Setup of alpha:
==> flow/design.v <==
`timescale 1ns / 1ps
module CORDICROT
#(	parameter   ODAT_W	= 16,
	parameter   SHIFT		= 1)
(
	input	Clk_i,
	input	Rst_i,
	input	signed  [ODAT_W-1:0]	X_i,
	input	signed  [ODAT_W-1:0]	Y_i,
	input	Val_i,
	input	Sign_i,
	output	reg	signed	[ODAT_W-1:0]	X_o,
	output	reg	signed	[ODAT_W-1:0]	Y_o,
	output	reg	Val_o
);
    wire    [ODAT_W-1:0]    shiftedInX;
    wire    [ODAT_W-1:0]    shiftedInY;
    assign  shiftedInX    =   X_i >>> SHIFT;
    assign  shiftedInY    =   Y_i >>> SHIFT;
always @(posedge Clk_i) begin
    if (Rst_i) begin
        Val_o	<= 1'b0;
    end else if	(Val_i)	begin
        Val_o	<= Val_i;
    end	else	begin
		Val_o	<=	1'b0;
	end
end
always @(posedge Clk_i) begin
    if (Rst_i) begin
        X_o   <= {ODAT_W{1'b0}};
        Y_o   <= {ODAT_W{1'b0}};
    end else if (Val_i) begin
        if (Sign_i) begin
            X_o   <= X_i + shiftedInY;
            Y_o   <= Y_i - shiftedInX; 
        end else begin
            X_o   <= X_i - shiftedInY;
            Y_o   <= Y_i + shiftedInX;
        end
    end
end
endmodule
module CORDICNCO (
    clk_i,
    rst_i,
    val_i,
    phase_inc_i,
    cos_o,
    sin_o,
    val_o
    );
    parameter                   ODAT_W              = 16;
    parameter                   P_INC_W             = 16;
    parameter                   ITER_NUM            = 16;
    parameter                   EN_SIN_N            = 0;
    localparam  [P_INC_W-1:0]   ANGLE_270_DEGREE    = 3<<(P_INC_W-2);
    localparam  [P_INC_W-1:0]   ANGLE_180_DEGREE    = 1<<(P_INC_W-1);
    localparam  [P_INC_W-1:0]   ANGLE_90_DEGREE     = 1<<(P_INC_W-2);
    localparam [15:0] INIT_VALUE = 16'h4CCC;
    input                           clk_i;
    input                           rst_i;
    input                           val_i;
    input           [P_INC_W-1:0]   phase_inc_i;
    output  reg     [ODAT_W-1:0]    cos_o;
    output  reg     [ODAT_W-1:0]    sin_o;
    output  reg                     val_o;
    wire    [P_INC_W-1:0]           precompAngle[ODAT_W-1:0];
    wire    [ODAT_W-1:0]            x_pipe[ITER_NUM:0];
    wire    [ODAT_W-1:0]            y_pipe[ITER_NUM:0];
    wire    [ITER_NUM:0]            val_pipe;
    reg     [P_INC_W-1:0]           phase_diff_pipe[ITER_NUM-1:0];
    reg     [1:0]                   sc_sign_pipe[ITER_NUM-1:0];
    reg     [P_INC_W-1:0]           phase_accumulator;
    reg     [P_INC_W-1:0]           current_phase;
    reg     [1:0]                   sc_sign_prev;
    reg     [1:0]                   sc_sign;
    reg     [2:0]                   val_sr;
    genvar  g;
    integer i;
    assign  x_pipe[0]   = INIT_VALUE;
    assign  y_pipe[0]   = INIT_VALUE;
    assign  val_pipe[0] = val_sr[2];
always @(posedge clk_i or posedge rst_i) begin
    if (rst_i) begin
        phase_accumulator   <= {P_INC_W{1'b0}};
    end else if (val_i) begin
        phase_accumulator   <= phase_accumulator + phase_inc_i;
    end
end
assign precompAngle [0] = 16'd8190;   
assign precompAngle [1] = 16'd4834;    
assign precompAngle [2] = 16'd2554;    
assign precompAngle [3] = 16'd1296;    
assign precompAngle [4] = 16'd650;     
assign precompAngle [5] = 16'd325;     
assign precompAngle [6] = 16'd162;     
assign precompAngle [7] = 16'd81;     
assign precompAngle [8] = 16'd40;      
assign precompAngle [9] = 16'd20;      
assign precompAngle [10] = 16'd10;     
assign precompAngle [11] = 16'd5;      
assign precompAngle [12] = 16'd2;      
assign precompAngle [13] = 16'd1;      
assign precompAngle [14] = 16'd0;      
assign precompAngle [15] = 16'd0;      
always @(posedge clk_i or posedge rst_i) begin
    if (rst_i) begin
        current_phase   <= {P_INC_W{1'b0}};
        sc_sign         <= 2'b0;
    end else begin
        if (phase_accumulator > ANGLE_270_DEGREE) begin
            current_phase   <= {P_INC_W{1'b0}} - phase_accumulator;
            sc_sign         <= 2'b10;
        end else if (phase_accumulator > ANGLE_180_DEGREE) begin
            current_phase   <= phase_accumulator - ANGLE_180_DEGREE;
            sc_sign         <= 2'b11;
        end else if (phase_accumulator > ANGLE_90_DEGREE) begin
            current_phase   <= ANGLE_180_DEGREE - phase_accumulator;
            sc_sign         <= 2'b01;
        end else begin
            current_phase   <= phase_accumulator;
            sc_sign         <= 2'b00;
        end
    end
end
always @(posedge clk_i or posedge rst_i) begin
    if (rst_i) begin
        val_sr <= 3'b0;
    end else begin
        val_sr <= {val_sr[1:0], val_i};
    end
end
always @(posedge clk_i) begin
    phase_diff_pipe[0]  <= current_phase - precompAngle[0];
    sc_sign_pipe[0]     <= sc_sign;
    for(i=1; i<ITER_NUM; i=i+1) begin
        sc_sign_pipe[i] <= sc_sign_pipe[i-1];
        if (phase_diff_pipe[i-1][P_INC_W-1]) begin
            phase_diff_pipe[i] <= phase_diff_pipe[i-1] + precompAngle[i];
        end else begin
            phase_diff_pipe[i] <= phase_diff_pipe[i-1] - precompAngle[i];
        end
    end
end
generate
    for (g = 0; g < ITER_NUM; g = g + 1) begin : cordic_pipe
        CORDICROT #(
            .ODAT_W     (ODAT_W),
            .SHIFT      (g+1)
        ) cordic_rotation_inst (
            .Clk_i      (clk_i),
            .Rst_i      (rst_i),
            .X_i        (x_pipe[g]),
            .Y_i        (y_pipe[g]),
            .Val_i      (val_pipe[g]),
            .Sign_i     (phase_diff_pipe[g][P_INC_W-1]),
            .X_o        (x_pipe[g+1]),
            .Y_o        (y_pipe[g+1]),
            .Val_o      (val_pipe[g+1])
            );
    end
endgenerate
generate 
    if (EN_SIN_N) begin
        always @(posedge clk_i or posedge rst_i) begin
            if (rst_i) begin
                sin_o       <= {ODAT_W{1'b0}};
            end else begin
                if (sc_sign_prev[1]) begin
                    sin_o   <=  y_pipe[ITER_NUM];
                end else begin
                    sin_o   <= ~y_pipe[ITER_NUM] + {{(ODAT_W-1){1'b0}}, 1'b1};
                end
            end
        end
    end else begin
        always @(posedge clk_i or posedge rst_i) begin
            if (rst_i) begin
                sin_o       <= {ODAT_W{1'b0}};
            end else begin
                if (sc_sign_prev[1]) begin
                    sin_o   <= ~y_pipe[ITER_NUM] + {{(ODAT_W-1){1'b0}}, 1'b1};
                end else begin
                    sin_o   <=  y_pipe[ITER_NUM];
                end
            end
        end
    end
endgenerate
always @(posedge clk_i or posedge rst_i) begin
    if (rst_i) begin
        cos_o           <= {ODAT_W{1'b0}};
        sc_sign_prev    <= 2'b0;
        val_o           <= 1'b0;
    end else begin
        if (sc_sign_prev[0]) begin
            cos_o   <= ~x_pipe[ITER_NUM] + {{(ODAT_W-1){1'b0}}, 1'b1};
        end else begin
            cos_o   <= x_pipe[ITER_NUM];
        end
        sc_sign_prev    <= sc_sign_pipe[ITER_NUM-1];
        val_o           <= val_pipe[ITER_NUM];
    end
end
endmodule
clock: 2.81 ns
lec_check: 0
cap_margin: 20
core_margin: 2
core_utilization: 57
cts_cluster_size: 58
setup_slack_margin: -0.29
slew_margin: 20
run.sh (not shown) runs the stock make flow with config.mk's settings and CLKGATE_MAP_FILE=.
Every stage of alpha finished as expected; the final checks, on the other hand, flagged setup timing, which means the layout fails.
[inputs] beta vs alpha
Settings: SETUP_SLACK_MARGIN no longer set, was -0.29; CTS_CLUSTER_SIZE no longer set, was 58; CORE_UTILIZATION now 67, was 57; the clock period (ns, I/O delays scaled along) now 3.24, was 2.81.
To summarise beta: no stage aborted, but the layout did not pass its checks, failing on setup timing. Of alpha and beta, the higher area taken by multi-input logic gates belongs to alpha. Taking alpha as the reference point, the layout clock buffer count of beta falls by 4. Clock power is higher on alpha. Sort alpha and beta by clock network power share, descending, and beta comes first.
## Diff of input files: gamma against beta
Settings: CORE_UTILIZATION now 34, was 67; the clock period (ns, I/O delays scaled along) now 3.81, was 3.24.
### Flow results
gamma ran to completion and came out clean on the timing, DRC and antenna checks. Status beta: flow complete, layout not clean - setup timing. beta has lower critical-path maximum fanout than gamma. The run with more routed wire is beta, not gamma. In gamma, setup slack of the worst register-to-register path is higher than in beta. Vertical die size: beta and gamma compared, lower one is beta. Side by side, count of standard-cell rows turned out higher in gamma than in beta. gamma reports its origin of the worst setup path as cordic_pipe[6].cordic_rotation_inst.Y_o[11]$_SDFFE_PP0P_ while beta reports cordic_pipe[6].cordic_rotation_inst.Y_o[14]$_SDFFE_PP0P_. Looking at part of the power in the clock network across beta and gamma, the one that comes out higher is gamma. | fraction of area in registers | gamma vs beta | 0.58 points higher |. For the total power, gamma came in 15% lower than beta did. When the final numbers for beta and gamma were put side by side, the maximum operating frequency turned out to be greater in beta.
The inputs of delta differ from those of gamma as listed below.
Settings: HOLD_SLACK_MARGIN: unset -> -0.05; SETUP_SLACK_MARGIN: unset -> -0.29; TNS_END_PERCENT: unset -> 5; CORE_UTILIZATION: 34 -> 66; CTS_CLUSTER_SIZE: unset -> 58; the clock period (ns, I/O delays scaled along): 3.81 -> 3.91.
[summary]
Looking at the reports, delta completed the entire flow and the layout it produced met the timing, DRC and antenna checks. delta against gamma: portion of total power attributed to sequential cells went up; met3 capacity usage during global routing went up. Taking gamma as 1.0, delta lands at 0.40 on filler cell count. In the metrics for delta and gamma, the one carrying the lower highest ir drop seen on vdd is gamma.
Relative to delta, the following input files were edited for epsilon:
Settings: removing HOLD_SLACK_MARGIN (formerly -0.05); removing CTS_CLUSTER_SIZE (formerly 58); changing CORE_UTILIZATION from 66 to 40; removing SETUP_SLACK_MARGIN (formerly -0.29); removing TNS_END_PERCENT (formerly 5); changing the clock period (ns, I/O delays scaled along) from 3.91 to 3.81.
For epsilon, the end point of the critical path was cordic_pipe[7].cordic_rotation_inst.X_o[14]$_SDFFE_PP0P_, unlike delta, where it was cordic_pipe[5].cordic_rotation_inst.X_o[12]$_SDFFE_PP0P_. When the final numbers for delta and epsilon were put side by side, the core utilization turned out to be greater in delta. epsilon vs delta on fmax: epsilon is the higher one. Against delta, epsilon comes in 1 lower on critical path depth. For the clock skew, epsilon came in 14 ps higher than delta did. delta → epsilon: buffering overhead increased 0.32 points, worst setup slack after layout decreased 26 ps, clock period minus worst slack decreased 74 ps, area of the die increased 64%. Relative to delta, core utilization before placement decreased by 27 points in epsilon. Looking at routed wire length across delta and epsilon, the one that comes out lower is delta.
No activity file was given, so power comes from the tool's default toggle rates.
